Setup of red:
==> flow/design.v (excerpt) <==
module conv_top
#(
    parameter DATA_WIDTH  = 8,
    parameter KERNEL_SIZE = 25
)
(
    input  logic                     i_clk,
    input  logic                     i_arstn,
	input  logic                     i_arstn_perf,
	input  logic                     i_enable_count2,
    input  logic                     i_ready,
    input  logic                     i_valid,
    input  logic [KERNEL_SIZE - 1:0] i_bit_X,
    input  logic [KERNEL_SIZE - 1:0] i_bit_K,
    output logic [              1:0] o_conv,
    output logic                     o_ready,
    output logic                     o_valid,
	output logic [             31:0] o_perf_cycle_count,
	output logic [             31:0] o_perf_cycle_count2
);
Size: roughly 670 flip-flops, roughly 120 I/O pins.
clock: 5.68 ns
lec_check: 0
abc_area: 1
cap_margin: 20
core_aspect_ratio: 0.82
core_margin: 8
core_utilization: 45
cts_cluster_diameter: 160
gpl_timing_driven: 1
hold_slack_margin: 0.12
slew_margin: 35
run.sh (not shown) runs the stock make flow with config.mk's settings and CLKGATE_MAP_FILE=.
STATUS run=red STAGES=ALL_DONE FINAL_CHECKS=FAILED CAUSE=setup timing
### red -> blue
- swapping 8 for 2 in CORE_MARGIN
- clearing HOLD_SLACK_MARGIN, which used to be 0.12
- swapping 45 for 38 in CORE_UTILIZATION
- clearing CTS_CLUSTER_DIAMETER, which used to be 160
- swapping 35 for 20 in SLEW_MARGIN
- clearing CORE_ASPECT_RATIO, which used to be 0.82
- clearing ABC_AREA, which used to be 1
- clearing GPL_TIMING_DRIVEN, which used to be 1
- swapping 5.68 for 16.8 in the clock period (ns, I/O delays scaled along)
Notes after the runs:
blue reached the end of the flow, and the finished layout is clean on the timing, DRC and antenna checks.
On first-pass GRT wire length: between blue and red, it ends up lower for blue.
blue — via count of the first global-routing pass 5786 lower, red as reference
On blue: post-synthesis instance area is 3.2% lower than what red gave.
Taking red as the reference point, the worst endpoint required time of blue rises by 8900 ps.
> inputs changed (blue -> green)
- a change of CORE_UTILIZATION from 38 to 70
- an added SETUP_SLACK_MARGIN of 1.17
- an added CTS_CLUSTER_DIAMETER of 141
- a change of the clock period (ns, I/O delays scaled along) from 16.8 to 7.86
==> results <==
Summary of green over blue: clock network power now larger, tally of clock buffers in the finished layout now larger, transition time of the tightest slew-check pin now larger, proportion of total power due to net switching now smaller. blue -> green: combinational share of power flat. Summary of green over blue: core utilization of the finished layout has increased; critical path depth has remained practically unchanged; final standard cell count with taps included and fillers excluded has decreased.
The inputs of orange differ from those of green as listed below.
- swapping 70 for 72 in CORE_UTILIZATION
- swapping 1.17 for -0.52 in SETUP_SLACK_MARGIN
- putting CTS_CLUSTER_SIZE at 27 where nothing was set
- swapping 7.86 for 5.32 in the clock period (ns, I/O delays scaled along)
==> comparison <==
The flow for orange finished, though final verification flagged setup timing. Looking at power across orange and green, the one that comes out lower is green. orange vs green on portion of total power attributed to combinational logic: orange is the higher one. Taking green as the reference, in orange total half-perimeter wirelength after legalization and detailed placement picked up an extra 4200 um, relative contribution of the clock network to total power shows a reduction of 8.4 points. [compare] base=green new=orange: critical path data required time went down 2030 ps; net count of the finished layout +9.2%.
> inputs changed (orange -> purple)
- CAP_MARGIN changed from 20 to 40
- CTS_CLUSTER_SIZE removed (was 27)
- CTS_CLUSTER_DIAMETER removed (was 141)
- SETUP_SLACK_MARGIN changed from -0.52 to 2.83
- TNS_END_PERCENT newly set to 5
- the clock period (ns, I/O delays scaled along) changed from 5.32 to 9.81
Notes after the runs:
purple ran to completion and came out clean on the timing, DRC and antenna checks.
purple -> orange: synthesized cell count delta 0, exact match
From orange to purple, core box area did not move at all.
Higher switching power as a share of total power goes to purple over orange.
Between orange and purple, combinational cell fraction of total power decreased.
purple — detailed-route wire length 470 um lower, orange as reference
Re wire length of the first global-routing pass: purple is about 1.8% down on orange.
Re fraction of power consumed by the clock network: purple is 7.9 points up on orange.
For the non-clock buffer count, purple came in about 66% lower than orange did.
Of orange and purple, orange shows the higher number of standard cells in the layout, taps in and fillers out, with purple below it.
No activity file was given, so power comes from the tool's default toggle rates.
